==> try-xenon <==
==> flow/design.v <==
`timescale 1ns / 1ps
module mult_gen_0(
    CLK,
    A,
    B,
    P
);
input              CLK;
input      [7:0]   A;
input      [7:0]   B;
output     [7:0]   P;
reg [7:0]  a_reg;
reg [7:0]  b_reg;
reg [7:0]  p_reg0;
reg [7:0]  p_reg1;
assign P = p_reg1;
always @(posedge CLK) begin
    a_reg  <= A;
    b_reg  <= B;
    p_reg0 <= a_reg * b_reg;
    p_reg1 <= p_reg0;
end
endmodule
`timescale 1ns / 1ps
module pe(
clk, 
rst,
in_data, 
in_weight, 
in_psum,
in_data_update, 
in_weight_update, 
in_psum_update,
out_psum, 
out_psum_vld
    );
parameter WIDTH             = 8;
parameter PIPELINE_STAGE    = 3;
input                               clk;
input                               rst;
input   [WIDTH - 1 : 0]             in_data;
input   [WIDTH - 1 : 0]             in_weight;
input   [WIDTH - 1 : 0]         in_psum;
input                               in_data_update;
input                               in_weight_update;
input                               in_psum_update;
output  [WIDTH - 1 : 0]         out_psum;
output                              out_psum_vld;
reg     [WIDTH - 1 : 0]             in_data_reg;
reg     [WIDTH - 1 : 0]             in_weight_reg;
reg     [WIDTH - 1 : 0]             in_psum_reg;
wire                                in_update;
wire    [WIDTH - 1 : 0]         out_mult;
reg     [WIDTH - 1 : 0]         in_psum_pipeline        [0 : PIPELINE_STAGE - 1];
reg                                 out_psum_vld_pipeline   [0 : PIPELINE_STAGE];
integer i;
mult_gen_0 mult_unit (
  .CLK(clk),   
  .A(in_data_reg),       
  .B(in_weight_reg),       
  .P(out_mult)       
);
assign in_update = (in_data_update | in_weight_update | in_psum_update);
assign out_psum = in_psum_pipeline[PIPELINE_STAGE-1] + out_mult;
assign out_psum_vld = out_psum_vld_pipeline[PIPELINE_STAGE];
always @(posedge clk) begin
    if(rst) begin
        in_data_reg <= 0;
        in_weight_reg <= 0;
        in_psum_reg <= 0;
    end
    else begin
        if(in_data_update) begin
            in_data_reg <= in_data;
        end
        if(in_weight_update) begin
            in_weight_reg <= in_weight;
        end
        if(in_psum_update) begin
            in_psum_reg <= in_psum;
        end
    end
end
always @(posedge clk) begin
    if(rst) begin
        for(i = 0; i <= PIPELINE_STAGE; i = i + 1) begin: zero_init_out_psum_vld
            out_psum_vld_pipeline[i] <= 0;
        end 
    end
    else begin
        out_psum_vld_pipeline[0] <= in_update;
        for(i = 0; i < PIPELINE_STAGE; i = i + 1) begin: pipeline_stage_out_psum_vld
            out_psum_vld_pipeline[i+1] <= out_psum_vld_pipeline[i];
        end 
    end
end
always @(posedge clk) begin
    if(rst) begin
        for(i = 0; i <= PIPELINE_STAGE - 1; i = i + 1) begin: zero_init_in_psum
            in_psum_pipeline[i] <= 0;
        end 
    end
    else begin
        in_psum_pipeline[0] <= in_psum_reg;
        for(i = 0; i < PIPELINE_STAGE - 1; i = i + 1) begin: pipeline_stage_in_psum
            in_psum_pipeline[i+1] <= in_psum_pipeline[i];
        end 
    end
end
endmodule
`timescale 1ns / 1ps
module pmul(
clk,rst,
in_update,
in_data2,
in_data1,
in_data0,
in_weight2,
in_weight1,
in_weight0,
psum,
psum_vld
    );
    parameter WIDTH = 8;
    input clk;
    input rst;
    input [WIDTH-1:0] in_data2;
    input [WIDTH-1:0] in_data1;
    input [WIDTH-1:0] in_data0;
    input [WIDTH-1:0] in_weight2;
    input [WIDTH-1:0] in_weight1;
    input [WIDTH-1:0] in_weight0;
    input wire        in_update;
    output [WIDTH-1:0]psum;
    output            psum_vld;
    wire [2:0] out_psum_vld;
    wire [WIDTH-1:0] out_psum [0:2];
    assign psum = out_psum[2] + out_psum[1] + out_psum[0];
    assign psum_vld = (out_psum_vld == 3'b111);
    pe pe2( .clk(clk), .rst(rst), 
            .in_data(in_data2), .in_weight(in_weight2), .in_psum(0), 
            .in_data_update(in_update), .in_weight_update(in_update), .in_psum_update(in_update), 
            .out_psum(out_psum[2]), .out_psum_vld(out_psum_vld[2]));
    pe pe1( .clk(clk), .rst(rst), 
            .in_data(in_data1), .in_weight(in_weight1), .in_psum(0), 
            .in_data_update(in_update), .in_weight_update(in_update), .in_psum_update(in_update), 
            .out_psum(out_psum[1]), .out_psum_vld(out_psum_vld[1]));
    pe pe0( .clk(clk), .rst(rst), 
            .in_data(in_data0), .in_weight(in_weight0), .in_psum(0), 
            .in_data_update(in_update), .in_weight_update(in_update), .in_psum_update(in_update), 
            .out_psum(out_psum[0]), .out_psum_vld(out_psum_vld[0]));
endmodule
`timescale 1ns / 1ps
module pcore(
    clk,rst,
    in_update,  
    activate2,
    activate1,
    activate0,
    weight2,
    weight1,
    weight0,
    out_psum,
    out_psum_vld
    );
    parameter WIDTH = 8;
    input wire                      clk,rst,in_update;
    input  wire [3*WIDTH-1:0]       activate2;
    input  wire [3*WIDTH-1:0]       activate1;
    input  wire [3*WIDTH-1:0]       activate0;
    input  wire [3*WIDTH-1:0]       weight2;
    input  wire [3*WIDTH-1:0]       weight1;
    input  wire [3*WIDTH-1:0]       weight0;
    output wire [WIDTH-1:0]         out_psum;
    output wire                     out_psum_vld;
    wire        [WIDTH-1:0]         psum[0:2];
    wire        [2:0]               psum_vld;
    assign out_psum = psum[2] + psum[1] + psum[0];
    assign out_psum_vld = psum_vld[2] & psum_vld[1] & psum_vld[0];
    pmul #(.WIDTH(WIDTH))p2(.clk(clk), .rst(rst), 
         .in_update(in_update), 
         .in_data2(activate2[3*WIDTH-1:2*WIDTH]), .in_data1(activate2[2*WIDTH-1:1*WIDTH]), .in_data0(activate2[1*WIDTH-1:0]), 
         .in_weight2(weight2[3*WIDTH-1:2*WIDTH]), .in_weight1(weight2[2*WIDTH-1:1*WIDTH]), .in_weight0(weight2[1*WIDTH-1:0]), 
         .psum(psum[2]), .psum_vld(psum_vld[2]));
    pmul #(.WIDTH(WIDTH))p1(.clk(clk), .rst(rst), 
         .in_update(in_update), 
         .in_data2(activate1[3*WIDTH-1:2*WIDTH]), .in_data1(activate1[2*WIDTH-1:1*WIDTH]), .in_data0(activate1[1*WIDTH-1:0]), 
         .in_weight2(weight1[3*WIDTH-1:2*WIDTH]), .in_weight1(weight1[2*WIDTH-1:1*WIDTH]), .in_weight0(weight1[1*WIDTH-1:0]), 
         .psum(psum[1]), .psum_vld(psum_vld[1]));
    pmul #(.WIDTH(WIDTH))p0(.clk(clk), .rst(rst), 
         .in_update(in_update), 
         .in_data2(activate0[3*WIDTH-1:2*WIDTH]), .in_data1(activate0[2*WIDTH-1:1*WIDTH]), .in_data0(activate0[1*WIDTH-1:0]), 
         .in_weight2(weight0[3*WIDTH-1:2*WIDTH]), .in_weight1(weight0[2*WIDTH-1:1*WIDTH]), .in_weight0(weight0[1*WIDTH-1:0]), 
         .psum(psum[0]), .psum_vld(psum_vld[0]));
endmodule
`timescale 1ns / 1ps
module computing_core(
clk,rst,
load_done,
activate0,
activate1,
activate2,
weight0,
weight1,
weight2,
weight3,
out_psum0,
out_psum1,
out_psum2,
out_psum3,
out_psum_vld
    );
    parameter WIDTH = 8;
    input  wire                 clk,rst,load_done;
    input  wire  [9*WIDTH-1:0]   weight0,weight1,weight2,weight3;
    input  wire [3*WIDTH-1:0]   activate0;
    input  wire [3*WIDTH-1:0]   activate1;
    input  wire [3*WIDTH-1:0]   activate2;
    output wire [WIDTH-1:0]     out_psum0;
    output wire [WIDTH-1:0]     out_psum1;
    output wire [WIDTH-1:0]     out_psum2;
    output wire [WIDTH-1:0]     out_psum3;
    output wire                 out_psum_vld;
    wire [3:0]      psum_vld;
    assign out_psum_vld = psum_vld[0] & psum_vld[1] & psum_vld[2] & psum_vld[3];
    pcore #(.WIDTH(WIDTH))p0(.clk(clk), .rst(rst), .in_update(load_done),
            .activate2(activate0),
            .activate1(activate1),
            .activate0(activate2),
            .weight2({weight0[64+:8], weight0[56+:8], weight0[48+:8]}),
            .weight1({weight0[40+:8], weight0[32+:8], weight0[24+:8]}),
            .weight0({weight0[16+:8], weight0[8+:8],  weight0[0+:8]}),
            .out_psum(out_psum0), .out_psum_vld(psum_vld[0]));
    pcore #(.WIDTH(WIDTH))p1(.clk(clk), .rst(rst), .in_update(load_done),
            .activate2(activate0),
            .activate1(activate1),
            .activate0(activate2),
            .weight2({weight1[64+:8], weight1[56+:8], weight1[48+:8]}),
            .weight1({weight1[40+:8], weight1[32+:8], weight1[24+:8]}),
            .weight0({weight1[16+:8], weight1[8+:8] , weight1[0+:8]}),
            .out_psum(out_psum1), .out_psum_vld(psum_vld[1]));
    pcore #(.WIDTH(WIDTH))p2(.clk(clk), .rst(rst), .in_update(load_done),
            .activate2(activate0),
            .activate1(activate1),
            .activate0(activate2),
            .weight2({weight2[64+:8], weight2[56+:8], weight2[48+:8]}),
            .weight1({weight2[40+:8], weight2[32+:8], weight2[24+:8]}),
            .weight0({weight2[16+:8], weight2[8+:8] , weight2[0+:8]}),
            .out_psum(out_psum2), .out_psum_vld(psum_vld[2]));
    pcore #(.WIDTH(WIDTH))p3(.clk(clk), .rst(rst), .in_update(load_done),
            .activate2(activate0),
            .activate1(activate1),
            .activate0(activate2),
            .weight2({weight3[64+:8], weight3[56+:8], weight3[48+:8]}),
            .weight1({weight3[40+:8], weight3[32+:8], weight3[24+:8]}),
            .weight0({weight3[16+:8], weight3[8+:8] , weight3[0+:8]}),
            .out_psum(out_psum3), .out_psum_vld(psum_vld[3]));
endmodule
==> flow/run.sh <==
#!/bin/bash
# the make line also repeats each setting of config.mk as NAME=value (left out here)
make -C /OpenROAD-flow-scripts/flow DESIGN_CONFIG=/design/flow/config.mk WORK_HOME=/design/flow/orfs CLKGATE_MAP_FILE= finish
==> flow/config.mk <==
export PLATFORM = sky130hd
export DESIGN_NAME = computing_core
export DESIGN_NICKNAME = computing_core
export VERILOG_FILES = /design/flow/design.v
export SDC_FILE = /design/flow/constraint.sdc
export NUM_CORES = 4
export LEC_CHECK = 0
export CAP_MARGIN = 20
export CORE_MARGIN = 2
export CORE_UTILIZATION = 72
export CTS_CLUSTER_SIZE = 25
export SETUP_SLACK_MARGIN = 0.67
export SLEW_MARGIN = 20
==> flow/constraint.sdc <==
create_clock -name core_clock -period 5.33 [get_ports {clk}]
set_input_delay 1.0660 -clock core_clock [delete_from_list [all_inputs] [get_ports {clk}]]
set_output_delay 1.0660 -clock core_clock [all_outputs]
set_load 0.01 [all_outputs]
==> try-amber (differences from try-xenon) <==
Settings changed: ABC_AREA set to 0, CAP_MARGIN 20 to 0, CORE_ASPECT_RATIO set to 0.82, CORE_UTILIZATION 72 to 33, CTS_CLUSTER_SIZE 25 to 44, PLACE_DENSITY_LB_ADDON set to 0.13, SETUP_SLACK_MARGIN 0.67 to unset.
==> flow/constraint.sdc (replaced) <==
create_clock -name core_clock -period 7.26 [get_ports {clk}]
set_input_delay 1.4520 -clock core_clock [delete_from_list [all_inputs] [get_ports {clk}]]
set_output_delay 1.4520 -clock core_clock [all_outputs]
set_load 0.01 [all_outputs]
==> flow_metrics.py <==
# Physical implementation metrics
metrics = {
    "run_status": {
        "status": "finished with violations",
        "so.violations": "negative setup slack",
    },
    "final_layout": {
        "clkbuf_count": 168,
        "fillers": 5542,
    },
    "detailed_routing": {
        "wl_per_cell_um": 20.4,
    },
    "sta": {
        "setup_violations": 17,
        "period_used_pct": 109,
        "setup_ws_ns": -0.475,
    },
    "power_and_ir_drop": {
        "power_density_nw_per_um2": 352,
        "power_uw": 28000,
    },
    "die": {
        "num_rows": 113,
    },
    "worst_setup_path": {
        "reg2reg_to": "p0.p1.pe2.mult_unit.p_reg0[7]$_DFF_P_",
    },
    "grt": {
        "grt_start_max_net_pins": 126,
    },
}
That was try-xenon.
==> flow_metrics.py <==
# Physical implementation metrics
metrics = {
    "detailed_routing": {
        "wl_per_cell_um": 19.0,
    },
    "sta": {
        "period_used_pct": 92.2,
        "setup_ws_ns": 0.565,
        "setup_violations": 0,
    },
    "power_and_ir_drop": {
        "power_uw": 20500,
        "powerSeq_uw": 8180,
    },
    "die": {
        "num_rows": 152,
    },
    "worst_setup_path": {
        "reg2reg_to": "p0.p1.pe0.mult_unit.p_reg0[7]$_DFF_P_",
    },
    "run_status": {
        "status": "complete, no violations",
    },
    "grt": {
        "grt_start_max_net_pins": 144,
    },
    "final_layout": {
        "fillers": 20500,
        "clkbuf_count": 190,
    },
    "yosys": {
        "fp_nets": 8162,
    },
}
That was try-amber.
